==> design/flow/design.v <==
module ALU(
	input[31:0] SrcA,
	input[31:0] SrcB,
	input[3:0] ALUOp,
	output reg[31:0] ALUResult,
	output reg[3:0] ALUFlags
	);
	always @ (*)
	begin
		ALUFlags = 4'b0000;
		if(SrcA == SrcB)
			ALUFlags[2] = 1'b1;
		case(ALUOp)
			4'b0010:
			begin
				ALUResult = SrcA - SrcB;
			end
			4'b0100:
			begin
				ALUResult = SrcA + SrcB;
			end
			4'b1010:
			begin
				ALUResult = SrcA - SrcB;
			end
			4'b1101:
			begin
				ALUResult = SrcB;
			end
			default:
			begin
				ALUResult = 32'h00000000;
			end
		endcase
	end
endmodule
module Extend(  
	input[23:0] in,
	input[1:0] ImmSrc,
	output reg[31:0] ExtImm
	);
	integer i;
	always @ (*)
	begin
		case(ImmSrc  )
		  2'b00:
		begin
			ExtImm[7:0] = in[7:0];
			for(i=8; i<32; i=i+1)
				ExtImm[i] = in[7];
		end
		  2'b01:
		begin
			ExtImm[11:0] = in[11:0];
			for(i=12; i<32; i=i+1)
				ExtImm[i] = 'b0;
		end
		  2'b10:
		begin
			ExtImm[1:0] = 2'b00;
			ExtImm[25:2] = in[23:0];
			for(i=26; i<32; i=i+1)
				ExtImm[i] = in[23];
		end
		default:
			ExtImm = 'h00000000;
		endcase
	end
endmodule
module RegisterFile(
	input clk, 
	input reset, 
	input we,
	input[1:0] RegSrc,
	input[3:0] addr1,
	input[3:0] addr2,
	input[3:0] addr3,
	input[3:0] waddr,
	input[31:0] wdata,
	input[31:0] pcin,
	output reg[31:0] data1,
	output reg[31:0] data2,
	output reg[31:0] data3,
	output[31:0] pcout
	);
	reg[31:0] registers[15:0];
	integer idx;
	assign pcout = registers[15];
	always @ (posedge clk)
	begin
		if (reset)
		begin
			for(idx=0; idx<=15; idx=idx+1) begin
				registers[idx] <= 'h00000000;
			end
		end
		else  
		begin
			if(  we)
			begin
				if(RegSrc[0] != 1'b1)
					registers[waddr] <= wdata;
				else
					registers[14] <= registers[15] + 'd4;
			end
			if(  waddr != 4'b1111 || RegSrc[0] == 1'b1 || we == 1'b0)
				registers[15] <= pcin;
		end
	end
	always @ (*)
	begin
		begin
			if(  addr1 == 15)
			begin
				data1 = registers[15] + 32'd8;
			end
			else
			begin
				data1 = registers[addr1];
			end
			if(  addr2 == 15)
			begin
				data2 = registers[15] + 32'd8;
			end
			else
			begin
				if (  RegSrc[1] == 1'b0)
					data2 = registers[addr2];
				else
					data2 = registers[waddr];
			end
			if(  addr3 == 15)
			begin
				data3 = registers[15] + 32'd8;
			end
			else
			begin
				data3 = registers[addr3];
			end
		end
	end
endmodule
module Decoder (
	input[1:0] op,
	input[5:0] funct,
	output reg MemtoReg,
	output reg ALUSrc,
	output reg[1:0] ImmSrc,
	output reg[1:0] RegSrc,
	output reg[3:0] ALUOp,
	output reg Svalue
	);
	always @(*)
	begin
		case (op)
			2'b00:
			begin
				MemtoReg = 1'b0;
				ALUOp = funct[4:1];
				Svalue = funct[0];
				if(funct[5] == 1'b1)
				begin
					ALUSrc = 1'b1;
					ImmSrc = 2'b00;  
					RegSrc = 2'b00;
				end
				else
				begin
					ALUSrc = 1'b0;
					ImmSrc = 2'b00;
					RegSrc = 2'b00;
				end
			end
			2'b01:
			begin
				MemtoReg = 1'b1;
				ALUOp = (funct[3] == 1'b1) ? 4'b0100 : 4'b0010;
				Svalue = 1'b0;
				if(funct[5] == 1'b0)
				begin
					ALUSrc = 1'b1;
					ImmSrc = 2'b01;
					RegSrc = 2'b00;
				end
				else 
				begin
					ALUSrc = 1'b0;
					ImmSrc = 2'b01;
					RegSrc = 2'b00;				
				end
			end
			2'b10:
			begin
				MemtoReg = 1'b0;
				ALUOp = 4'b0100;
				Svalue = 1'b0;
				ALUSrc = 1'b1;
				ImmSrc = 2'b10;
				RegSrc = 2'b01;
			end
			default:
			begin
				MemtoReg = 1'b0;
				ALUOp = 4'b0000;
				Svalue = 1'b0;
				ALUSrc = 1'b0;
				ImmSrc = 2'b00;
				RegSrc = 2'b00;
			end
		endcase
	end
endmodule
module ConditionalLogic (
	input clk,
	input reset,
	input[1:0] op,
	input[5:0] funct,
	input[3:0] cond,
	input[3:0] ALUFlags,
	output reg PCSrc,
	output reg RegWrite,
	output reg MemWrite
	);
	reg condEx;
	reg Zero;
	always @(posedge clk)
	begin
		if (reset)
			Zero <= 1'b0;
		else if (op == 2'b00 && funct[4:1] == 4'b1010 && condEx == 1'b1)
			Zero <= ALUFlags[2];
	end
	always @(*)
	begin
		case(cond)
			4'b0000: condEx = (Zero == 1'b1) ? 1'b1 : 1'b0;
			4'b0001: condEx = (Zero == 1'b0) ? 1'b1 : 1'b0;
			default: condEx = 1'b1;
		endcase
	end
	always @(*)
	begin
		case(op)
			2'b00: 
			begin
				PCSrc = 1'b0;
				MemWrite = 1'b0;
				if(condEx == 1'b1)
					RegWrite = (funct[4:1] == 4'b0010 || funct[4:1] == 4'b0100 || funct[4:1] == 4'b1101) ? 1'b1 : 1'b0;
				else
					RegWrite = 1'b0;
			end
			2'b01:
			begin
				PCSrc = 1'b0;
				if(condEx == 1'b1)
				begin
					MemWrite = ~funct[0];
					RegWrite = funct[0];
				end
				else
				begin
					MemWrite = 1'b0;
					RegWrite = 1'b0;
				end
			end
			2'b10:
			begin
				MemWrite = 1'b0;
				if(condEx == 1'b1)
				begin
					PCSrc = 1'b1;
					RegWrite = (funct[4] == 1'b1) ? 1'b1 : 1'b0;
				end
				else
				begin
					PCSrc = 1'b0;
					RegWrite = 1'b0;
				end
			end
			default:
			begin
				PCSrc = 1'b0;
				MemWrite = 1'b0;
				RegWrite = 1'b0;
			end
		endcase
	end
endmodule
module ControlUnit(
	input clk,
	input reset,
	input[3:0] ALUFlags,
	input[3:0] cond,
	input[1:0] op,
	input[5:0] funct,
	output[3:0] ALUOp,
	output[1:0] ImmSrc,
	output[1:0] RegSrc,
	output PCSrc,
	output RegWrite,
	output MemWrite,
	output MemtoReg,
	output ALUSrc,
	output Svalue
	);
	Decoder _decoder(
		.op			(op),
		.funct		(funct),
		.MemtoReg	(MemtoReg),
		.ALUSrc		(ALUSrc),
		.ImmSrc		(ImmSrc),
		.RegSrc		(RegSrc),
		.ALUOp 		(ALUOp),
		.Svalue		(Svalue));
	ConditionalLogic _conditional(
		.clk		(clk),
		.reset		(reset),
		.op			(op),
		.funct		(funct),
		.cond		(cond),
		.ALUFlags	(ALUFlags),
		.PCSrc		(PCSrc),
		.RegWrite	(RegWrite),
		.MemWrite	(MemWrite));
endmodule
module ARMProcessor(
	input clk,
	input reset,
	output[31:0] pc,
	input[31:0] inst,
	input nIRQ,
	output[3:0] be,
	output[31:0] memaddr,
	output memwrite,
	output memread,
	output[31:0] writedata,
	input[31:0] readdata
	);
	assign pc = pctmp;
	assign be = 4'b1111;  
	wire[3:0] ReadAddr1, ReadAddr2, WriteAddr;
	wire[31:0] ReadData1, ReadData2, ReadData3;
	wire[31:0] Result, ExtImm, SrcB, ALUResult, PCPlus4, PCBranch, pctmp;
	wire[3:0] ALUOp, ALUFlags;
	wire[1:0] RegSrc, ImmSrc;
	wire PCSrc, RegWrite, MemWrite, MemtoReg, ALUSrc, Svalue;
	wire[31:0] NextPC;
	assign ReadAddr1 = inst[19:16];
	assign ReadAddr2 = inst[3:0];
	assign WriteAddr = inst[15:12];
	assign memaddr = ALUResult;
	assign memwrite = MemWrite;
	assign memread = 'b1;
	assign writedata = ReadData3;
	assign SrcB = (ALUSrc == 1'b0) ? ReadData2 : ExtImm;
	assign Result = (MemtoReg == 1'b0) ? ALUResult : readdata;
	assign PCPlus4 = pctmp + 32'd4;
	assign PCBranch = pctmp + ExtImm + 32'd8;
	assign NextPC = (PCSrc == 1'b0) ? PCPlus4 : PCBranch;
	ControlUnit _ControlUnit(
			.clk(clk),
			.reset(reset),
			.ALUFlags(ALUFlags), 
			.cond(inst[31:28]), 
			.op(inst[27:26]), 
			.funct(inst[25:20]), 
			.ALUOp(ALUOp), 
			.ImmSrc(ImmSrc), 
			.RegSrc(RegSrc),  
			.PCSrc(PCSrc), 
			.RegWrite(RegWrite), 
			.MemWrite(MemWrite), 
			.MemtoReg(MemtoReg), 
			.ALUSrc(ALUSrc), 
			.Svalue(Svalue)
	);
	RegisterFile _RegisterFile( 
			.clk(clk), 
			.reset(reset), 
			.we(RegWrite), 
			.RegSrc(RegSrc), 
			.addr1(ReadAddr1), 
			.addr2(ReadAddr2), 
			.addr3(WriteAddr),
			.waddr(WriteAddr), 
			.wdata(Result), 
			.pcin(NextPC), 
			.data1(ReadData1), 
			.data2(ReadData2), 
			.data3(ReadData3), 
			.pcout(pctmp)
	);
	Extend _Extend( 
		.in(inst[23:0]), 
		.ImmSrc(ImmSrc), 
		.ExtImm(ExtImm) 
	);
	ALU _ALU( 
		.SrcA(ReadData1), 
		.SrcB(SrcB), 
		.ALUOp(ALUOp), 
		.ALUFlags(ALUFlags), 
		.ALUResult(ALUResult) 
	); 
endmodule
==> design/flow/run.sh <==
#!/bin/bash
# the make line also repeats each setting of config.mk as NAME=value (left out here)
make -C /OpenROAD-flow-scripts/flow DESIGN_CONFIG=/design/flow/config.mk WORK_HOME=/design/flow/orfs CLKGATE_MAP_FILE= finish
==> design/flow/config.mk <==
export PLATFORM = sky130hd
export DESIGN_NAME = ARMProcessor
export DESIGN_NICKNAME = ARMProcessor
export VERILOG_FILES = /design/flow/design.v
export SDC_FILE = /design/flow/constraint.sdc
export NUM_CORES = 4
export LEC_CHECK = 0
export CAP_MARGIN = 20
export CORE_MARGIN = 2
export CORE_UTILIZATION = 72
export CTS_CLUSTER_DIAMETER = 102
export CTS_CLUSTER_SIZE = 58
export PLACE_DENSITY_LB_ADDON = 0.26
export SLEW_MARGIN = 20
export TNS_END_PERCENT = 5
==> design/flow/constraint.sdc <==
create_clock -name core_clock -period 6.24 [get_ports {clk}]
set_input_delay 1.2480 -clock core_clock [delete_from_list [all_inputs] [get_ports {clk}]]
set_output_delay 1.2480 -clock core_clock [all_outputs]
set_load 0.01 [all_outputs]
==> impl_metrics.prom, run 1 <==
# HELP chip_impl_metric Metrics from one implementation run
# TYPE chip_impl_metric gauge
chip_impl_info{name="result_of_the_run",value="did not finish"} 1
chip_impl_info{name="failing_step",value="5_1_grt"} 1
chip_impl_info{name="flow.first_error",value="[ERROR GRT-0232] Routing congestion too high. Check the congestion heatmap in the GUI."} 1
chip_impl_metric{name="yosys.area_share.aoi",unit=""} 0.133
chip_impl_info{name="post_synth_top_area_cell",value="edfxtp_1"} 1
chip_impl_info{name="logic_family",value="multiplexers"} 1
chip_impl_metric{name="ys_sh_mux",unit=""} 0.243
chip_impl_info{name="most_common_cell",value="edfxtp_1"} 1
chip_impl_metric{name="synth_largest_type_area_fraction",unit=""} 0.391
chip_impl_metric{name="initial_utilization",unit=""} 0.728
chip_impl_metric{name="hpwl",unit="mm"} 118
chip_impl_metric{name="cts_stage_hold_buffer_count",unit=""} 0
chip_impl_metric{name="floorplan.rows",unit=""} 85
chip_impl_metric{name="grtUsageTotal",unit=""} 0.830
chip_impl_metric{name="grt.overflow.total",unit=""} 129
chip_impl_metric{name="synthesis.instances",unit=""} 3455
chip_impl_metric{name="fp.dieW",unit="um"} 238
chip_impl_metric{name="htree_levels",unit=""} 1
chip_impl_metric{name="ys.flops",unit=""} 513
chip_impl_metric{name="placedInstanceArea",unit="um2"} 46400
chip_impl_metric{name="post_synth_num_cell_types",unit=""} 108
chip_impl_metric{name="die_area",unit="um2"} 56400
chip_impl_metric{name="ys_seq_share",unit=""} 0.392
chip_impl_metric{name="yosys_warnings",unit=""} 5
chip_impl_metric{name="gp_routability_congestion",unit=""} 1.14
chip_impl_metric{name="synth_chip_area",unit="um2"} 39300
chip_impl_metric{name="clkSinkCount",unit=""} 513
chip_impl_metric{name="synth-simple-area-share",unit=""} 0.120
chip_impl_metric{name="pin_count",unit=""} 169
chip_impl_metric{name="cts.path.max_buffers",unit=""} 3
chip_impl_info{name="area_leaders",value="edfxtp_1 (39%), mux4_2 (20%), nor2_1 (4.8%)"} 1
chip_impl_metric{name="mappedNetlistArea",unit="um2"} 39300
chip_impl_metric{name="dp.cells",unit=""} 4708
chip_impl_metric{name="syn_avg_cell_area",unit="um2"} 11.4
chip_impl_metric{name="synth-async-reset-ratio",unit=""} 0
chip_impl_info{name="cts.root.buffer_cell",value="clkbuf_16"} 1
chip_impl_metric{name="xor_area_frac",unit=""} 0.0219
chip_impl_metric{name="number_of_enable_type_register_cells_in_the_synthesized_netlist",unit=""} 512
chip_impl_metric{name="dp_slack",unit="ps"} -1510
chip_impl_info{name="top_post_synthesis_cells_by_count",value="edfxtp_1 (512), nor2_1 (503), mux4_2 (352)"} 1
chip_impl_metric{name="cts_inserted_buffers",unit=""} 14
chip_impl_metric{name="die_h",unit="um"} 238
chip_impl_info{name="ys.flop_type",value="edfxtp_1"} 1
chip_impl_metric{name="numPortBuffers",unit=""} 162
chip_impl_metric{name="yosys-stat-cells",unit=""} 3455
chip_impl_metric{name="core_region_area",unit="um2"} 53900
chip_impl_metric{name="post_synth_fa_ha_maj_area_fraction",unit=""} 0.0436
-- metal layers --
metal	global-route usage	overflow
met4	0.768	55
met5	0.622	3
met3	0.762	15
met1	0.824	9
met2	0.937	47
-- stage by stage --
stage	power, uW	TNS [ps]
floorplan	6580	-99.4
global placement	8580	-50710
detailed placement	8780	-81670
CTS	10600	-9550
-- repair_timing --
item / in CTS
gates cloned: 8
pin swaps: 55
setup endpoints to repair: 46
setup buffers: 40
gates resized: 235
==> run 2: changes to the inputs <==
Settings changed: PLACE_DENSITY set to 0.95, PLACE_DENSITY_LB_ADDON 0.26 to unset.
Clock period 6.24 ns to 6.23 ns, I/O delays scaled along.
==> run 2 against run 1 <==
Effect of this change: the run again fails in 5_1_grt; area after synthesis stayed put; die area unchanged; synthesized cell count unchanged.
==> impl_metrics.prom, run 2 <==
# HELP chip_impl_metric Metrics from one implementation run
# TYPE chip_impl_metric gauge
chip_impl_info{name="top_post_synthesis_cells_by_count",value="edfxtp_1 (512), nor2_1 (503), mux4_2 (352)"} 1
chip_impl_info{name="post_synth_top_area_cell",value="edfxtp_1"} 1
chip_impl_metric{name="synth-async-reset-ratio",unit=""} 0
chip_impl_metric{name="numPortBuffers",unit=""} 162
chip_impl_info{name="most_common_cell",value="edfxtp_1"} 1
chip_impl_metric{name="htree_levels",unit=""} 1
chip_impl_info{name="area_leaders",value="edfxtp_1 (39%), mux4_2 (20%), nor2_1 (4.8%)"} 1
chip_impl_info{name="result_of_the_run",value="did not finish"} 1
chip_impl_metric{name="cts_inserted_buffers",unit=""} 16
chip_impl_metric{name="synth-simple-area-share",unit=""} 0.120
chip_impl_info{name="flow.first_error",value="[ERROR GRT-0116] Global routing finished with congestion. Check the congestion regions in the DRC Viewer."} 1
chip_impl_metric{name="cts.path.max_buffers",unit=""} 3
chip_impl_metric{name="core_region_area",unit="um2"} 53900
chip_impl_metric{name="number_of_enable_type_register_cells_in_the_synthesized_netlist",unit=""} 512
chip_impl_metric{name="clkSinkCount",unit=""} 513
chip_impl_metric{name="grt.overflow.total",unit=""} 3004
chip_impl_info{name="failing_step",value="5_1_grt"} 1
chip_impl_metric{name="ys_sh_mux",unit=""} 0.243
chip_impl_metric{name="grtUsageTotal",unit=""} 0.999
chip_impl_metric{name="die_h",unit="um"} 238
chip_impl_metric{name="mappedNetlistArea",unit="um2"} 39300
chip_impl_metric{name="xor_area_frac",unit=""} 0.0219
chip_impl_metric{name="post_synth_num_cell_types",unit=""} 108
chip_impl_metric{name="yosys.area_share.aoi",unit=""} 0.133
chip_impl_metric{name="syn_avg_cell_area",unit="um2"} 11.4
chip_impl_info{name="logic_family",value="multiplexers"} 1
chip_impl_metric{name="cts_stage_hold_buffer_count",unit=""} 0
chip_impl_metric{name="synthesis.instances",unit=""} 3455
chip_impl_metric{name="ys.flops",unit=""} 513
chip_impl_metric{name="floorplan.rows",unit=""} 85
chip_impl_metric{name="post_synth_fa_ha_maj_area_fraction",unit=""} 0.0436
chip_impl_info{name="ys.flop_type",value="edfxtp_1"} 1
chip_impl_metric{name="yosys-stat-cells",unit=""} 3455
chip_impl_metric{name="fp.dieW",unit="um"} 238
chip_impl_metric{name="dp.cells",unit=""} 4707
chip_impl_info{name="cts.root.buffer_cell",value="clkbuf_16"} 1
chip_impl_metric{name="yosys_warnings",unit=""} 5
chip_impl_metric{name="synth_largest_type_area_fraction",unit=""} 0.391
chip_impl_metric{name="initial_utilization",unit=""} 0.728
chip_impl_metric{name="synth_chip_area",unit="um2"} 39300
chip_impl_metric{name="pin_count",unit=""} 169
chip_impl_metric{name="hpwl",unit="mm"} 126
chip_impl_metric{name="ys_seq_share",unit=""} 0.392
chip_impl_metric{name="gp_routability_congestion",unit=""} 1.12
chip_impl_metric{name="die_area",unit="um2"} 56400
-- run 2: metal layers --
layer  overflow  track usage
met2       1490         1.11
met5         56        0.847
met4        733         1.06
met1        310        0.928
met3        415        0.936
-- run 2: what timing repair did --
item / 4_1_cts
buffers inserted: 61
gates resized: 293
pin swaps: 73
endpoints found under the setup margin: 74
cloned: 8
-- run 2: per-stage QoR --
step / instance area (um2) / hold WS [ps] / utilization / setup slack (ps)
floorplan: 39900 / 451 / - / -50.6
global placement: 46400 / 495 / 0.861 / -1160
detailed placement: 46400 / 510 / 0.861 / -1380
CTS: 48800 / 569 / 0.905 / -784
==> run 3: changes to the inputs <==
Settings changed: ABC_AREA set to 1, CAP_MARGIN 20 to 10, CELL_PAD_IN_SITES_GLOBAL_PLACEMENT set to 3, CORE_ASPECT_RATIO set to 1.78, CORE_MARGIN 2 to 3, CORE_UTILIZATION 72 to 50, CTS_CLUSTER_DIAMETER 102 to 97, CTS_CLUSTER_SIZE 58 to 63, GPL_ROUTABILITY_DRIVEN set to 0, HOLD_SLACK_MARGIN set to 0.3, MAX_ROUTING_LAYER set to met5, MIN_ROUTING_LAYER set to met2, PLACE_DENSITY 0.95 to unset, SETUP_SLACK_MARGIN set to -0.66, TNS_END_PERCENT 5 to unset.
Clock period 6.23 ns to 7.23 ns, I/O delays scaled along.
==> run 3 against run 2 <==
Effect of this change: the flow stops in 3_1_place_gp_skip_io; synthesized cell count rose by 63%; area after synthesis rose by 5.0%; die area rose by 53%.
==> impl_metrics.prom, run 3 <==
# HELP chip_impl_metric Metrics from one implementation run
# TYPE chip_impl_metric gauge
chip_impl_metric{name="syn_avg_cell_area",unit="um2"} 7.33
chip_impl_metric{name="ys.flops",unit=""} 513
chip_impl_info{name="post_synth_top_area_cell",value="edfxtp_1"} 1
chip_impl_metric{name="ys_seq_share",unit=""} 0.373
chip_impl_metric{name="synth-async-reset-ratio",unit=""} 0
chip_impl_info{name="result_of_the_run",value="did not finish"} 1
chip_impl_metric{name="synthesis.instances",unit=""} 5623
chip_impl_info{name="flow.first_error",value="[ERROR GPL-0301] Utilization 119.121 % exceeds 100%."} 1
chip_impl_info{name="area_leaders",value="edfxtp_1 (37%), o21ai_0 (8.2%), nand2_1 (7.7%)"} 1
chip_impl_info{name="most_common_cell",value="nand2_1"} 1
chip_impl_metric{name="initial_utilization",unit=""} 0.508
chip_impl_metric{name="yosys.area_share.aoi",unit=""} 0.242
chip_impl_metric{name="fp.dieW",unit="um"} 221
chip_impl_metric{name="xor_area_frac",unit=""} 0.0138
chip_impl_metric{name="synth_chip_area",unit="um2"} 41200
chip_impl_metric{name="synth-simple-area-share",unit=""} 0.233
chip_impl_metric{name="post_synth_num_cell_types",unit=""} 74
chip_impl_metric{name="mappedNetlistArea",unit="um2"} 41200
chip_impl_metric{name="die_h",unit="um"} 389
chip_impl_metric{name="die_area",unit="um2"} 86100
chip_impl_info{name="top_post_synthesis_cells_by_count",value="nand2_1 (845), nor2_1 (755), o21ai_0 (676)"} 1
chip_impl_info{name="logic_family",value="AND-OR/OR-AND gates"} 1
chip_impl_metric{name="ys_sh_mux",unit=""} 0.000546
chip_impl_info{name="ys.flop_type",value="edfxtp_1"} 1
chip_impl_metric{name="yosys_warnings",unit=""} 5
chip_impl_metric{name="number_of_enable_type_register_cells_in_the_synthesized_netlist",unit=""} 512
chip_impl_metric{name="synth_largest_type_area_fraction",unit=""} 0.373
chip_impl_info{name="failing_step",value="3_1_place_gp_skip_io"} 1
chip_impl_metric{name="yosys-stat-cells",unit=""} 5623
chip_impl_metric{name="floorplan.rows",unit=""} 139
chip_impl_metric{name="post_synth_fa_ha_maj_area_fraction",unit=""} 0.0415
chip_impl_metric{name="core_region_area",unit="um2"} 81200
==> run 4: changes to the inputs <==
Settings changed: ABC_AREA 1 to 0, CAP_MARGIN 10 to 20, CELL_PAD_IN_SITES_DETAIL_PLACEMENT set to 2, CELL_PAD_IN_SITES_GLOBAL_PLACEMENT 3 to 2, CORE_ASPECT_RATIO 1.78 to unset, CORE_MARGIN 3 to 2, CORE_UTILIZATION 50 to 16, CTS_CLUSTER_DIAMETER 97 to 367, CTS_CLUSTER_SIZE 63 to unset, GPL_ROUTABILITY_DRIVEN 0 to 1, HOLD_SLACK_MARGIN 0.3 to unset, MAX_ROUTING_LAYER met5 to unset, SETUP_SLACK_MARGIN -0.66 to 1.57, TNS_END_PERCENT set to 20.
Clock period 7.23 ns to 7.93 ns, I/O delays scaled along.
==> run 4 against run 3 <==
Effect of this change: the run now finishes clean; synthesized cell count is 39% lower; area after synthesis shrank 4.8%; die area increased to 2.9 times the previous value.
==> impl_metrics.prom, run 4 <==
# HELP chip_impl_metric Metrics from one implementation run
# TYPE chip_impl_metric gauge
chip_impl_metric{name="floorplan.rows",unit=""} 181
chip_impl_metric{name="maxCapViolCount",unit=""} 0
chip_impl_metric{name="gp_routability_congestion",unit=""} 1.00
chip_impl_metric{name="yosys_warnings",unit=""} 5
chip_impl_info{name="rsz0062_at_grt",value="yes"} 1
chip_impl_metric{name="fp.dieW",unit="um"} 499
chip_impl_metric{name="fillerInstances",unit=""} 26900
chip_impl_metric{name="combPwrFrac",unit=""} 0.437
chip_impl_metric{name="xor_area_frac",unit=""} 0.0219
chip_impl_metric{name="cts.path.max_buffers",unit=""} 3
chip_impl_info{name="r2r_start",value="_RegisterFile.registers[15][3]"} 1
chip_impl_info{name="logic_family",value="multiplexers"} 1
chip_impl_metric{name="hold-path-cell-count",unit=""} 2
chip_impl_metric{name="switching_power",unit="uW"} 4210
chip_impl_metric{name="p_sw_frac",unit=""} 0.390
chip_impl_metric{name="cpPeakStageDelay",unit="ps"} 550
chip_impl_metric{name="p_int",unit="uW"} 6570
chip_impl_metric{name="worst_skew_pair.late_latency",unit="ps"} 720
chip_impl_metric{name="grt_pass1_wl",unit="mm"} 305
chip_impl_metric{name="finalCriticalPeriod",unit="ps"} 7740
chip_impl_metric{name="pin_count_of_the_biggest_net_entering_global_routing",unit=""} 90
chip_impl_metric{name="grtUsageTotal",unit=""} 0.260
chip_impl_metric{name="share_clk_of_total_power",unit=""} 0.264
chip_impl_metric{name="syn_avg_cell_area",unit="um2"} 11.4
chip_impl_metric{name="antenna_violating_nets_post_route",unit=""} 0
chip_impl_info{name="timing.critical_path.max_delay_family",value="AND-OR/OR-AND gates"} 1
chip_impl_info{name="post_synth_top_area_cell",value="edfxtp_1"} 1
chip_impl_info{name="tritoncts",value="yes"} 1
chip_impl_metric{name="tritonroute_pass_1_iters",unit=""} 9
chip_impl_metric{name="die_h",unit="um"} 499
chip_impl_info{name="result_of_the_run",value="finished clean"} 1
chip_impl_metric{name="total_stage_count_of_the_critical_path",unit=""} 19
chip_impl_info{name="end_kind",value="output pin"} 1
chip_impl_metric{name="finalCritPeriodShare",unit=""} 0.977
chip_impl_info{name="most_common_cell",value="edfxtp_1"} 1
chip_impl_metric{name="core_region_area",unit="um2"} 244000
chip_impl_metric{name="power_density",unit="nW/um2"} 198
chip_impl_metric{name="critical_path.n_buffers_inverters",unit=""} 6
chip_impl_metric{name="cts_stage_hold_buffer_count",unit=""} 0
chip_impl_metric{name="fmax",unit="MHz"} 129
chip_impl_info{name="top_post_synthesis_cells_by_count",value="edfxtp_1 (512), nor2_1 (503), mux4_2 (352)"} 1
chip_impl_info{name="critical_path.reg2reg.endpoint",value="_RegisterFile.registers[0][22]"} 1
chip_impl_metric{name="drv_slew",unit=""} 0
chip_impl_info{name="timing.critical_path.from_type",value="input port"} 1
chip_impl_metric{name="avg_vias_per_cell",unit=""} 6.41
chip_impl_metric{name="combinationalPower",unit="uW"} 4710
chip_impl_metric{name="synth_largest_type_area_fraction",unit=""} 0.391
chip_impl_info{name="setup.worst_path.start",value="inst[16]"} 1
chip_impl_info{name="worst_setup_path_endpoint",value="memaddr[29]"} 1
chip_impl_metric{name="irDropWorstVdd",unit="uV"} 203
chip_impl_metric{name="fin_setup_tns",unit="ps"} 0
chip_impl_metric{name="post-route-util",unit=""} 0.224
chip_impl_metric{name="worst-r2r-setup-slack",unit="ps"} 1570
chip_impl_info{name="ys.flop_type",value="edfxtp_1"} 1
chip_impl_metric{name="post_synth_num_cell_types",unit=""} 108
chip_impl_info{name="cts.root.buffer_cell",value="clkbuf_16"} 1
chip_impl_metric{name="tightest_slew_margin_relative_to_the_limit",unit=""} 0.164
chip_impl_metric{name="timing_worst_slew_pin_value",unit="ps"} 1250
chip_impl_metric{name="antenna_violations_before_repair",unit=""} 8
chip_impl_metric{name="mappedNetlistArea",unit="um2"} 39300
chip_impl_metric{name="wl_per_cell",unit="um"} 29.9
chip_impl_metric{name="synth-async-reset-ratio",unit=""} 0
chip_impl_metric{name="pin_count",unit=""} 169
chip_impl_info{name="timing.critical_path.cells",value="clkbuf_16 -> buf_12 -> buf_4 -> mux4_2 -> mux4_2 -> a21boi_2 -> buf_6 -> ha_4 -> nand3_4 -> a21o_1 -> a21o_4 -> a211oi_2 -> a211oi_2 -> buf_4 -> o41a_1 -> o41ai_4 -> mux2i_2 -> or3_4 -> buf_6"} 1
chip_impl_metric{name="synth-simple-area-share",unit=""} 0.120
chip_impl_metric{name="ys.flops",unit=""} 513
chip_impl_metric{name="p_clk",unit="uW"} 2850
chip_impl_metric{name="critical_path.max_fanout",unit=""} 8
chip_impl_metric{name="yosys-stat-cells",unit=""} 3455
chip_impl_metric{name="clock-skew-final",unit="ps"} 55.6
chip_impl_metric{name="post_synth_fa_ha_maj_area_fraction",unit=""} 0.0436
chip_impl_metric{name="ys_sh_mux",unit=""} 0.243
chip_impl_metric{name="power.sequential.fraction",unit=""} 0.299
chip_impl_metric{name="htree_levels",unit=""} 2
chip_impl_metric{name="grt_pass1_vias",unit=""} 55300
chip_impl_metric{name="finalHoldViolations",unit=""} 0
chip_impl_info{name="crit_slowest_cell",value="mux4_2"} 1
chip_impl_metric{name="static-leakage-power",unit="uW"} 0.0198
chip_impl_metric{name="post-route-drc-count",unit=""} 0
chip_impl_metric{name="synthToLayoutAreaGrowth",unit="%"} 38.9
chip_impl_metric{name="numPortBuffers",unit=""} 162
chip_impl_metric{name="clkSinkCount",unit=""} 513
chip_impl_info{name="timing.hold.worst_endpoint",value="_ControlUnit._conditional.Zero"} 1
chip_impl_metric{name="ys_seq_share",unit=""} 0.392
chip_impl_metric{name="initial_utilization",unit=""} 0.161
chip_impl_metric{name="grt.overflow.total",unit=""} 0
chip_impl_metric{name="cts_inserted_buffers",unit=""} 57
chip_impl_metric{name="critical_path_arrival",unit="ps"} 6160
chip_impl_metric{name="power_sequential",unit="uW"} 3230
chip_impl_metric{name="yosys.area_share.aoi",unit=""} 0.133
chip_impl_metric{name="stage_log_warnings",unit=""} 70
chip_impl_metric{name="totalWireLength",unit="mm"} 224
chip_impl_info{name="area_leaders",value="edfxtp_1 (39%), mux4_2 (20%), nor2_1 (4.8%)"} 1
chip_impl_metric{name="detailedRoute.firstIterationViolations",unit=""} 9178
chip_impl_metric{name="rr_worst_depth",unit=""} 23
chip_impl_metric{name="number_of_enable_type_register_cells_in_the_synthesized_netlist",unit=""} 512
chip_impl_metric{name="finalSetupViolations",unit=""} 0
chip_impl_metric{name="clk_transition_reported_paths",unit="ps"} 80
chip_impl_metric{name="nNetsFinal",unit=""} 4366
chip_impl_metric{name="synthesis.instances",unit=""} 3455
chip_impl_metric{name="worstPathRequired",unit="ps"} 6340
chip_impl_info{name="critPathKind",value="in2out"} 1
chip_impl_metric{name="synth_chip_area",unit="um2"} 39300
chip_impl_info{name="holdCritPathClass",value="reg2reg"} 1
chip_impl_metric{name="dr_total_vias",unit=""} 48000
chip_impl_metric{name="die_area",unit="um2"} 249000
chip_impl_info{name="top_power_group",value="combinational cells"} 1
chip_impl_metric{name="hpwl",unit="mm"} 152
chip_impl_info{name="worst_hold_startpoint",value="_ControlUnit._conditional.Zero"} 1
==> run 4: cell type report <==
cell class / count / area (um2) / share of cell area
diodes: 70 / 175 / 0.00321
clock buffers: 68 / 1510 / 0.0277
clock inverters: 37 / 315 / 0.00578
inverters: 88 / 333 / 0.00610
multi-input cells: 2571 / 24200 / 0.443
flip-flops and latches: 513 / 15400 / 0.282
well taps: 3202 / 4010 / 0.0734
repair buffers: 933 / 8630 / 0.158
==> run 4: per-layer routing <==
| metal | vias to the layer above | part of all wire | track usage | wire length (um) |
|---|---|---|---|---|
| met5 | - | 0.026 | 0.187 | 5910 |
| met4 | 164 | 0.10 | 0.0712 | 22900 |
| met3 | 2060 | 0.40 | 0.329 | 89800 |
| met2 | 15700 | 0.47 | 0.301 | 105000 |
| met1 | 15200 | 0 | - | 0 |
| li1 | 14800 | - | - | - |
==> run 4: timing repair <==
| action | CTS | global route |
|---|---|---|
| pin swaps | 84 | 101 |
| buffers inserted | 61 | 84 |
| hold endpoints to repair | 0 | 0 |
| cloned | 7 | 3 |
| gates resized | 349 | 172 |
| endpoints found under the setup margin | 252 | 172 |
==> run 4: per-stage QoR <==
step	hold WS (ps)	cells	power, uW	setup slack (ps)	cell area [um2]
2_1_floorplan	451	3489	5230	982	40200
6_report	557	7482	10800	185	54600
5_1_grt	616	7452	11000	153	54500
4_1_cts	544	7324	10200	158	52800
3_5_place_dp	534	7151	7160	-645	49300
3_3_place_gp	520	7151	7090	-564	49200
==> run 5: changes to the inputs <==
Settings changed: ABC_AREA 0 to unset, CAP_MARGIN 20 to 15, CELL_PAD_IN_SITES_DETAIL_PLACEMENT 2 to 0, CELL_PAD_IN_SITES_GLOBAL_PLACEMENT 2 to unset, CORE_MARGIN 2 to 5, CORE_UTILIZATION 16 to 56, CTS_CLUSTER_DIAMETER 367 to 363, CTS_CLUSTER_SIZE set to 22, GPL_ROUTABILITY_DRIVEN 1 to 0, MAX_ROUTING_LAYER set to met4, MIN_ROUTING_LAYER met2 to met1, PLACE_DENSITY_LB_ADDON set to 0.07, SETUP_SLACK_MARGIN 1.57 to unset, SLEW_MARGIN 20 to 5, TNS_END_PERCENT 20 to unset.
Clock period 7.93 ns to 10.2 ns, I/O delays scaled along.
==> run 5 against run 4 <==
Effect of this change: highest routed layer is now met4; wire length shrank 33%; register-to-register slack improved by 1200 ps; largest cell class unchanged; die area down 70%; synthesized cell count stayed put; non-clock buffer count shrank 625; sequential share of layout area rose by 7.8 points; area after synthesis is the same; largest power group is now registers; clock skew down 8.9 ps; critical path type unchanged.
==> impl_metrics.prom, run 5 <==
# HELP chip_impl_metric Metrics from one implementation run
# TYPE chip_impl_metric gauge
chip_impl_metric{name="share_clk_of_total_power",unit=""} 0.201
chip_impl_metric{name="floorplan.rows",unit=""} 97
chip_impl_info{name="setup.worst_path.start",value="inst[0]"} 1
chip_impl_metric{name="critical_path.max_fanout",unit=""} 41
chip_impl_metric{name="synthesis.instances",unit=""} 3455
chip_impl_metric{name="grt_pass1_vias",unit=""} 31700
chip_impl_metric{name="worst_skew_pair.late_latency",unit="ps"} 650
chip_impl_metric{name="p_sw_frac",unit=""} 0.374
chip_impl_info{name="timing.hold.worst_endpoint",value="_ControlUnit._conditional.Zero"} 1
chip_impl_metric{name="gr-usage-met1",unit=""} 0.512
chip_impl_metric{name="finalHoldViolations",unit=""} 0
chip_impl_metric{name="fmax",unit="MHz"} 100
chip_impl_metric{name="critical_path.n_buffers_inverters",unit=""} 3
chip_impl_info{name="top_usage_layer",value="met2"} 1
chip_impl_info{name="end_kind",value="output pin"} 1
chip_impl_metric{name="irDropWorstVdd",unit="uV"} 134
chip_impl_metric{name="groute.layer.met2.usage",unit=""} 0.592
chip_impl_metric{name="core_region_area",unit="um2"} 69800
chip_impl_metric{name="pin_count_of_the_biggest_net_entering_global_routing",unit=""} 77
chip_impl_metric{name="totalWireLength",unit="mm"} 151
chip_impl_metric{name="synth-async-reset-ratio",unit=""} 0
chip_impl_metric{name="post_cts.repair.setup_buffers",unit=""} 0
chip_impl_info{name="tritoncts",value="yes"} 1
chip_impl_info{name="result_of_the_run",value="finished clean"} 1
chip_impl_metric{name="mappedNetlistArea",unit="um2"} 39300
chip_impl_metric{name="tightest_slew_margin_relative_to_the_limit",unit=""} 0.120
chip_impl_metric{name="combinationalPower",unit="uW"} 2320
chip_impl_info{name="worst_setup_path_endpoint",value="memaddr[29]"} 1
chip_impl_metric{name="worstPathRequired",unit="ps"} 8160
chip_impl_metric{name="combPwrFrac",unit=""} 0.384
chip_impl_metric{name="critical_path_arrival",unit="ps"} 7930
chip_impl_metric{name="worst-r2r-setup-slack",unit="ps"} 2770
chip_impl_metric{name="die_h",unit="um"} 275
chip_impl_info{name="post_synth_top_area_cell",value="edfxtp_1"} 1
chip_impl_info{name="timing.critical_path.cells",value="clkbuf_8 -> mux4_2 -> nor2b_1 -> a211oi_1 -> a2111oi_0 -> a21oi_1 -> ha_1 -> nor2b_1 -> o21ai_0 -> a211oi_1 -> o31ai_2 -> buf_4 -> o21ai_2 -> o2111ai_1 -> a22oi_1 -> mux2i_1 -> or3_1 -> clkdlybuf4s50_1"} 1
chip_impl_info{name="area_leaders",value="edfxtp_1 (39%), mux4_2 (20%), nor2_1 (4.8%)"} 1
chip_impl_metric{name="clk_transition_reported_paths",unit="ps"} 110
chip_impl_metric{name="post-route-util",unit=""} 0.613
chip_impl_metric{name="die_area",unit="um2"} 75500
chip_impl_metric{name="htree_levels",unit=""} 1
chip_impl_metric{name="finalCriticalPeriod",unit="ps"} 9970
chip_impl_metric{name="synth-simple-area-share",unit=""} 0.120
chip_impl_metric{name="grt_pass1_wl",unit="mm"} 214
chip_impl_metric{name="avg_vias_per_cell",unit=""} 7.39
chip_impl_metric{name="timing_worst_slew_pin_value",unit="ps"} 1320
chip_impl_metric{name="cts_stage_hold_buffer_count",unit=""} 0
chip_impl_metric{name="numPortBuffers",unit=""} 162
chip_impl_info{name="top_post_synthesis_cells_by_count",value="edfxtp_1 (512), nor2_1 (503), mux4_2 (352)"} 1
chip_impl_metric{name="synth_largest_type_area_fraction",unit=""} 0.391
chip_impl_info{name="worst_hold_startpoint",value="_ControlUnit._conditional.Zero"} 1
chip_impl_metric{name="pin_count",unit=""} 169
chip_impl_metric{name="clkSinkCount",unit=""} 513
chip_impl_metric{name="p_clk",unit="uW"} 1220
chip_impl_metric{name="finalCritPeriodShare",unit=""} 0.977
chip_impl_metric{name="hpwl",unit="mm"} 99.8
chip_impl_metric{name="ys_seq_share",unit=""} 0.392
chip_impl_metric{name="hold-path-cell-count",unit=""} 2
chip_impl_metric{name="antenna_violations_before_repair",unit=""} 7
chip_impl_info{name="holdCritPathClass",value="reg2reg"} 1
chip_impl_metric{name="yosys_warnings",unit=""} 5
chip_impl_metric{name="static-leakage-power",unit="uW"} 0.0154
chip_impl_metric{name="ys.flops",unit=""} 513
chip_impl_metric{name="stage_log_warnings",unit=""} 64
chip_impl_metric{name="dr_total_vias",unit=""} 33000
chip_impl_metric{name="finish.instance_area",unit="um2"} 42800
chip_impl_metric{name="post_synth_num_cell_types",unit=""} 108
chip_impl_info{name="cts.root.buffer_cell",value="clkbuf_16"} 1
chip_impl_metric{name="post-route-drc-count",unit=""} 0
chip_impl_metric{name="initial_utilization",unit=""} 0.563
chip_impl_info{name="timing.critical_path.from_type",value="input port"} 1
chip_impl_metric{name="ys_sh_mux",unit=""} 0.243
chip_impl_info{name="logic_family",value="multiplexers"} 1
chip_impl_metric{name="fp.dieW",unit="um"} 275
chip_impl_metric{name="power.sequential.fraction",unit=""} 0.415
chip_impl_metric{name="rr_worst_depth",unit=""} 16
chip_impl_metric{name="switching_power",unit="uW"} 2260
chip_impl_metric{name="cpPeakStageDelay",unit="ps"} 570
chip_impl_metric{name="clock-skew-final",unit="ps"} 46.8
chip_impl_info{name="timing.critical_path.max_delay_family",value="AND-OR/OR-AND gates"} 1
chip_impl_metric{name="antenna_violating_nets_post_route",unit=""} 0
chip_impl_info{name="ys.flop_type",value="edfxtp_1"} 1
chip_impl_info{name="top_power_group",value="registers"} 1
chip_impl_metric{name="post_synth_fa_ha_maj_area_fraction",unit=""} 0.0436
chip_impl_metric{name="grt.overflow.total",unit=""} 0
chip_impl_metric{name="finalSetupViolations",unit=""} 0
chip_impl_info{name="rsz0062_at_grt",value="no"} 1
chip_impl_metric{name="grtUsageTotal",unit=""} 0.401
chip_impl_metric{name="total_stage_count_of_the_critical_path",unit=""} 18
chip_impl_metric{name="yosys-stat-cells",unit=""} 3455
chip_impl_info{name="critPathKind",value="in2out"} 1
chip_impl_metric{name="drv_slew",unit=""} 0
chip_impl_metric{name="fin_setup_tns",unit="ps"} 0
chip_impl_info{name="crit_slowest_cell",value="mux4_2"} 1
chip_impl_metric{name="detailedRoute.firstIterationViolations",unit=""} 5639
chip_impl_metric{name="power_density",unit="nW/um2"} 141
chip_impl_metric{name="maxCapViolCount",unit=""} 0
chip_impl_metric{name="xor_area_frac",unit=""} 0.0219
chip_impl_metric{name="power_sequential",unit="uW"} 2510
chip_impl_info{name="r2r_start",value="_RegisterFile.registers[15][5]"} 1
chip_impl_info{name="critical_path.reg2reg.endpoint",value="_RegisterFile.registers[14][27]"} 1
chip_impl_metric{name="number_of_enable_type_register_cells_in_the_synthesized_netlist",unit=""} 512
chip_impl_metric{name="synthToLayoutAreaGrowth",unit="%"} 8.93
chip_impl_metric{name="grtUsageMet3",unit=""} 0.130
chip_impl_info{name="most_common_cell",value="edfxtp_1"} 1
chip_impl_metric{name="fillerInstances",unit=""} 5543
chip_impl_metric{name="cts.path.max_buffers",unit=""} 3
chip_impl_metric{name="synth_chip_area",unit="um2"} 39300
chip_impl_metric{name="placedInstanceArea",unit="um2"} 42000
chip_impl_metric{name="wl_per_cell",unit="um"} 33.8
chip_impl_metric{name="syn_avg_cell_area",unit="um2"} 11.4
chip_impl_metric{name="tritonroute_pass_1_iters",unit=""} 9
chip_impl_metric{name="cts_inserted_buffers",unit=""} 27
chip_impl_metric{name="p_int",unit="uW"} 3780
chip_impl_metric{name="yosys.area_share.aoi",unit=""} 0.133
chip_impl_metric{name="nNetsFinal",unit=""} 3711
run 5: timing repair:
item | 4_1_cts | 5_1_grt
hold endpoints to repair | 0 | 0
resized | 0 | 1
setup endpoints to repair | 0 | 1
run 5: per-layer routing:
metal | vias to the layer above | share of wire
li1 | 13400 | -
met2 | 2851 | 0.44
met1 | 16100 | 0.34
met3 | 611 | 0.16
met4 | 0 | 0.060
met5 | - | 0
run 5: layout make-up:
type | instances | area, um2 | share of cell area
inverters | 88 | 330 | 0.00772
multi-input cells | 2571 | 22300 | 0.521
diodes | 6 | 15.0 | 0.000351
clock buffers | 37 | 713 | 0.0167
repair buffers | 308 | 2820 | 0.0659
flip-flops and latches | 513 | 15400 | 0.360
well taps | 940 | 1180 | 0.0275
clock inverters | 2 | 25.0 | 0.000585
run 5: per-stage QoR:
step	setup slack, ps	hold WS, ps	power, uW	instances
finish	234	514	6040	4465
global route	56.0	543	6220	4464
CTS	322	511	5940	4457
detailed placement	359	497	4770	4418
global placement	385	496	4720	4418
floorplan	1420	451	3980	3489
==> run 6: changes to the inputs <==
Settings changed: CAP_MARGIN 15 to 20, CELL_PAD_IN_SITES_DETAIL_PLACEMENT 0 to unset, CORE_MARGIN 5 to 2, CORE_UTILIZATION 56 to 40, CTS_CLUSTER_DIAMETER 363 to unset, CTS_CLUSTER_SIZE 22 to unset, GPL_ROUTABILITY_DRIVEN 0 to unset, MAX_ROUTING_LAYER met4 to unset, MIN_ROUTING_LAYER met1 to unset, PLACE_DENSITY_LB_ADDON 0.07 to unset, SETUP_SLACK_MARGIN set to 2.5, SLEW_MARGIN 5 to 20.
Clock period 10.2 ns to 9.83 ns, I/O delays scaled along.
==> run 6 against run 5 <==
Effect of this change: die area increased by 33%; register-to-register slack gained 470 ps; total power increased by 27%; critical path depth stayed put; still clean on timing, DRC and antenna; critical path type unchanged; critical endpoint unchanged.
==> impl_metrics.prom, run 6 <==
# HELP chip_impl_metric Metrics from one implementation run
# TYPE chip_impl_metric gauge
chip_impl_info{name="result_of_the_run",value="finished clean"} 1
chip_impl_info{name="timing.hold.worst_endpoint",value="_ControlUnit._conditional.Zero"} 1
chip_impl_metric{name="drv_slew",unit=""} 0
chip_impl_metric{name="tritonroute_pass_1_iters",unit=""} 7
chip_impl_metric{name="ys_sh_mux",unit=""} 0.243
chip_impl_metric{name="share_clk_of_total_power",unit=""} 0.278
chip_impl_info{name="end_kind",value="output pin"} 1
chip_impl_metric{name="die_area",unit="um2"} 101000
chip_impl_metric{name="p_sw_frac",unit=""} 0.357
chip_impl_metric{name="ys.flops",unit=""} 513
chip_impl_metric{name="stage_log_warnings",unit=""} 67
chip_impl_metric{name="syn_avg_cell_area",unit="um2"} 11.4
chip_impl_metric{name="tightest_slew_margin_relative_to_the_limit",unit=""} 0.250
chip_impl_metric{name="dr_total_vias",unit=""} 33700
chip_impl_metric{name="wl_per_cell",unit="um"} 32.5
chip_impl_info{name="top_post_synthesis_cells_by_count",value="edfxtp_1 (512), nor2_1 (503), mux4_2 (352)"} 1
chip_impl_info{name="most_common_cell",value="edfxtp_1"} 1
chip_impl_metric{name="p_clk",unit="uW"} 2140
chip_impl_metric{name="totalWireLength",unit="mm"} 164
chip_impl_info{name="timing.critical_path.cells",value="clkbuf_16 -> buf_16 -> mux4_2 -> mux4_2 -> a21boi_4 -> mux2i_1 -> buf_4 -> ha_4 -> and4_4 -> nand3_2 -> a21o_4 -> a211oi_2 -> a211oi_2 -> o41a_1 -> o41ai_4 -> mux2i_2 -> or3_4 -> buf_6"} 1
chip_impl_metric{name="timing_worst_slew_pin_value",unit="ps"} 1100
chip_impl_metric{name="power_sequential",unit="uW"} 2600
chip_impl_metric{name="power.sequential.fraction",unit=""} 0.338
chip_impl_metric{name="numPortBuffers",unit=""} 162
chip_impl_metric{name="worstPathRequired",unit="ps"} 7860
chip_impl_metric{name="maxCapViolCount",unit=""} 0
chip_impl_metric{name="yosys-stat-cells",unit=""} 3455
chip_impl_metric{name="floorplan.rows",unit=""} 114
chip_impl_metric{name="finalCritPeriodShare",unit=""} 0.840
chip_impl_info{name="logic_family",value="multiplexers"} 1
chip_impl_info{name="crit_slowest_cell",value="mux4_2"} 1
chip_impl_info{name="setup.worst_path.start",value="inst[0]"} 1
chip_impl_metric{name="fp.dieW",unit="um"} 317
chip_impl_metric{name="synth-async-reset-ratio",unit=""} 0
chip_impl_metric{name="pin_count",unit=""} 169
chip_impl_metric{name="synthesis.instances",unit=""} 3455
chip_impl_info{name="routed.top_layer",value="met5"} 1
chip_impl_metric{name="finalSetupViolations",unit=""} 0
chip_impl_metric{name="critical_path.n_buffers_inverters",unit=""} 4
chip_impl_metric{name="hold-path-cell-count",unit=""} 2
chip_impl_metric{name="gp_routability_congestion",unit=""} 0.969
chip_impl_info{name="worst_hold_startpoint",value="_ControlUnit._conditional.Zero"} 1
chip_impl_metric{name="post_synth_fa_ha_maj_area_fraction",unit=""} 0.0436
chip_impl_metric{name="fmax",unit="MHz"} 121
chip_impl_info{name="ys.flop_type",value="edfxtp_1"} 1
chip_impl_metric{name="combPwrFrac",unit=""} 0.384
chip_impl_metric{name="total_length_of_routed_met2_wires",unit="mm"} 73.4
chip_impl_metric{name="cts_stage_hold_buffer_count",unit=""} 0
chip_impl_metric{name="xor_area_frac",unit=""} 0.0219
chip_impl_info{name="critPathKind",value="in2out"} 1
chip_impl_metric{name="grt_pass1_vias",unit=""} 32400
chip_impl_metric{name="irDropWorstVdd",unit="uV"} 142
chip_impl_metric{name="p_int",unit="uW"} 4950
chip_impl_info{name="timing.critical_path.max_delay_family",value="AND-OR/OR-AND gates"} 1
chip_impl_metric{name="pin_count_of_the_biggest_net_entering_global_routing",unit=""} 63
chip_impl_metric{name="fin_cells",unit=""} 5038
chip_impl_info{name="r2r_start",value="_RegisterFile.registers[15][4]"} 1
chip_impl_metric{name="die_h",unit="um"} 317
chip_impl_metric{name="synthToLayoutAreaGrowth",unit="%"} 22.1
chip_impl_metric{name="cts.path.max_buffers",unit=""} 3
chip_impl_metric{name="initial_utilization",unit=""} 0.405
chip_impl_metric{name="detailedRoute.firstIterationViolations",unit=""} 4695
chip_impl_metric{name="synth_largest_type_area_fraction",unit=""} 0.391
chip_impl_metric{name="grtUsageTotal",unit=""} 0.319
chip_impl_metric{name="synth-simple-area-share",unit=""} 0.120
chip_impl_metric{name="fin_setup_tns",unit="ps"} 0
chip_impl_metric{name="finalHoldViolations",unit=""} 0
chip_impl_metric{name="ys_seq_share",unit=""} 0.392
chip_impl_metric{name="cpPeakStageDelay",unit="ps"} 540
chip_impl_info{name="top_power_group",value="combinational cells"} 1
chip_impl_metric{name="grt_pass1_wl",unit="mm"} 230
chip_impl_metric{name="clkSinkCount",unit=""} 513
chip_impl_metric{name="static-leakage-power",unit="uW"} 0.0174
chip_impl_metric{name="worst-r2r-setup-slack",unit="ps"} 3240
chip_impl_metric{name="yosys.area_share.aoi",unit=""} 0.133
chip_impl_metric{name="finalCriticalPeriod",unit="ps"} 8260
chip_impl_metric{name="clock-skew-final",unit="ps"} 30.8
chip_impl_info{name="area_leaders",value="edfxtp_1 (39%), mux4_2 (20%), nor2_1 (4.8%)"} 1
chip_impl_metric{name="power_density",unit="nW/um2"} 160
chip_impl_metric{name="htree_levels",unit=""} 2
chip_impl_metric{name="combinationalPower",unit="uW"} 2950
chip_impl_metric{name="finish.instance_area",unit="um2"} 47900
chip_impl_info{name="tritoncts",value="yes"} 1
chip_impl_metric{name="avg_vias_per_cell",unit=""} 6.68
chip_impl_metric{name="mappedNetlistArea",unit="um2"} 39300
chip_impl_info{name="rsz0062_at_grt",value="yes"} 1
chip_impl_metric{name="met3RoutedLength",unit="mm"} 21.7
chip_impl_metric{name="fillerInstances",unit=""} 8620
chip_impl_metric{name="critical_path_arrival",unit="ps"} 6290
chip_impl_metric{name="worst_skew_pair.late_latency",unit="ps"} 640
chip_impl_metric{name="post-route-drc-count",unit=""} 0
chip_impl_metric{name="yosys_warnings",unit=""} 5
chip_impl_info{name="worst_setup_path_endpoint",value="memaddr[29]"} 1
chip_impl_metric{name="synth_chip_area",unit="um2"} 39300
chip_impl_metric{name="dp.cells",unit=""} 4795
chip_impl_metric{name="critical_path.max_fanout",unit=""} 8
chip_impl_metric{name="antenna_violations_before_repair",unit=""} 4
chip_impl_info{name="critical_path.reg2reg.endpoint",value="_RegisterFile.registers[14][25]"} 1
chip_impl_info{name="holdCritPathClass",value="reg2reg"} 1
chip_impl_metric{name="total_stage_count_of_the_critical_path",unit=""} 18
chip_impl_metric{name="grt.overflow.total",unit=""} 0
chip_impl_metric{name="switching_power",unit="uW"} 2740
chip_impl_metric{name="cts_inserted_buffers",unit=""} 52
chip_impl_info{name="post_synth_top_area_cell",value="edfxtp_1"} 1
chip_impl_metric{name="rr_worst_depth",unit=""} 22
chip_impl_metric{name="nNetsFinal",unit=""} 3923
chip_impl_metric{name="placedInstanceArea",unit="um2"} 43100
chip_impl_metric{name="post_synth_num_cell_types",unit=""} 108
chip_impl_metric{name="detail_route.wirelength.met1",unit="mm"} 58.4
chip_impl_metric{name="clk_transition_reported_paths",unit="ps"} 70
chip_impl_metric{name="core_region_area",unit="um2"} 97000
chip_impl_info{name="cts.root.buffer_cell",value="clkbuf_16"} 1
chip_impl_metric{name="antenna_violating_nets_post_route",unit=""} 0
chip_impl_metric{name="hpwl",unit="mm"} 105
chip_impl_metric{name="number_of_enable_type_register_cells_in_the_synthesized_netlist",unit=""} 512
chip_impl_info{name="timing.critical_path.from_type",value="input port"} 1
chip_impl_metric{name="finalPower",unit="uW"} 7700
-- run 6: cell type report --
| cell class | count | area (um2) | share of cell area |
|---|---|---|---|
| Antenna cell | 2 | 5.00 | 0.000104 |
| Clock inverter | 33 | 398 | 0.00830 |
| Multi-Input combinational cell | 2572 | 24000 | 0.500 |
| Tap cell | 1276 | 1600 | 0.0333 |
| Inverter | 88 | 340 | 0.00710 |
| Clock buffer | 60 | 1350 | 0.0282 |
| Sequential cell | 513 | 15400 | 0.321 |
| Timing Repair Buffer | 494 | 4870 | 0.102 |
-- run 6: timing repair --
action	CTS	global route
setup buffers	97	34
setup endpoints to repair	59	29
resized	358	133
pin swaps	91	82
cloned	15	2
-- run 6: stage by stage --
stage,hold slack [ps],utilization,setup WS (ps)
after floorplan,451,-,2120
after global placement,502,0.444,275
after detailed placement,508,0.444,284
after CTS,519,0.485,1550
after global routing,563,0.494,1500
final,521,0.494,1570
-- run 6: layer usage --
metal / up-vias / track usage
li1: 13900 / -
met1: 16800 / 0.395
met2: 2426 / 0.501
met3: 586 / 0.107
met4: 10 / 0.155
met5: - / 0
==> run 7: changes to the inputs <==
Settings changed: CAP_MARGIN 20 to 15, CELL_PAD_IN_SITES_DETAIL_PLACEMENT set to 0, CORE_UTILIZATION 40 to 58, CTS_CLUSTER_DIAMETER set to 29, CTS_CLUSTER_SIZE set to 22, SETUP_SLACK_MARGIN 2.5 to 1.13, TNS_END_PERCENT set to 5.
Clock period 9.83 ns to 4.46 ns, I/O delays scaled along.
==> run 7 against run 6 <==
Effect of this change: synthesized cell count is the same; the run now fails in 5_1_grt; area after synthesis is the same; die area shrank 31%.
==> impl_metrics.prom, run 7 <==
# HELP chip_impl_metric Metrics from one implementation run
# TYPE chip_impl_metric gauge
chip_impl_info{name="ys.flop_type",value="edfxtp_1"} 1
chip_impl_metric{name="core_region_area",unit="um2"} 67200
chip_impl_metric{name="synth-async-reset-ratio",unit=""} 0
chip_impl_metric{name="ys_sh_mux",unit=""} 0.243
chip_impl_metric{name="floorplan.rows",unit=""} 95
chip_impl_metric{name="numPortBuffers",unit=""} 162
chip_impl_metric{name="xor_area_frac",unit=""} 0.0219
chip_impl_info{name="logic_family",value="multiplexers"} 1
chip_impl_metric{name="post_synth_num_cell_types",unit=""} 108
chip_impl_metric{name="hpwl",unit="mm"} 123
chip_impl_metric{name="cts_inserted_buffers",unit=""} 95
chip_impl_info{name="most_common_cell",value="edfxtp_1"} 1
chip_impl_info{name="cts.root.buffer_cell",value="clkbuf_16"} 1
chip_impl_info{name="result_of_the_run",value="did not finish"} 1
chip_impl_metric{name="synth_largest_type_area_fraction",unit=""} 0.391
chip_impl_metric{name="placedInstanceArea",unit="um2"} 49900
chip_impl_metric{name="post_synth_fa_ha_maj_area_fraction",unit=""} 0.0436
chip_impl_metric{name="synth-simple-area-share",unit=""} 0.120
chip_impl_metric{name="pin_count",unit=""} 169
chip_impl_info{name="failing_step",value="5_1_grt"} 1
chip_impl_metric{name="yosys.area_share.aoi",unit=""} 0.133
chip_impl_metric{name="synthesis.instances",unit=""} 3455
chip_impl_info{name="top_post_synthesis_cells_by_count",value="edfxtp_1 (512), nor2_1 (503), mux4_2 (352)"} 1
chip_impl_metric{name="mappedNetlistArea",unit="um2"} 39300
chip_impl_metric{name="cts.path.max_buffers",unit=""} 3
chip_impl_metric{name="gp_routability_congestion",unit=""} 1.03
chip_impl_metric{name="htree_levels",unit=""} 3
chip_impl_info{name="area_leaders",value="edfxtp_1 (39%), mux4_2 (20%), nor2_1 (4.8%)"} 1
chip_impl_metric{name="clkSinkCount",unit=""} 513
chip_impl_metric{name="yosys_warnings",unit=""} 5
chip_impl_metric{name="die_h",unit="um"} 264
chip_impl_metric{name="synth_chip_area",unit="um2"} 39300
chip_impl_info{name="post_synth_top_area_cell",value="edfxtp_1"} 1
chip_impl_metric{name="fp.dieW",unit="um"} 264
chip_impl_metric{name="initial_utilization",unit=""} 0.585
chip_impl_metric{name="number_of_enable_type_register_cells_in_the_synthesized_netlist",unit=""} 512
chip_impl_metric{name="syn_avg_cell_area",unit="um2"} 11.4
chip_impl_metric{name="cts_stage_hold_buffer_count",unit=""} 0
chip_impl_metric{name="yosys-stat-cells",unit=""} 3455
chip_impl_metric{name="die_area",unit="um2"} 69800
chip_impl_metric{name="ys.flops",unit=""} 513
chip_impl_metric{name="ys_seq_share",unit=""} 0.392
run 7: stage by stage:
step | setup WS [ps] | instances | power (uW) | util | hold WS (ps)
floorplan | -1090 | 3489 | 9270 | - | 451
global placement | -2370 | 5252 | 12600 | 0.742 | 520
detailed placement | -2390 | 5252 | 12800 | 0.742 | 521
CTS | -1600 | 5532 | 20800 | 0.829 | 524
run 7: repair_timing:
action / 4_1_cts
endpoints found under the setup margin: 1060
setup buffers: 93
pin swaps: 146
gates resized: 510
gates cloned: 8
No activity file was given, so power comes from the tool's default toggle rates.
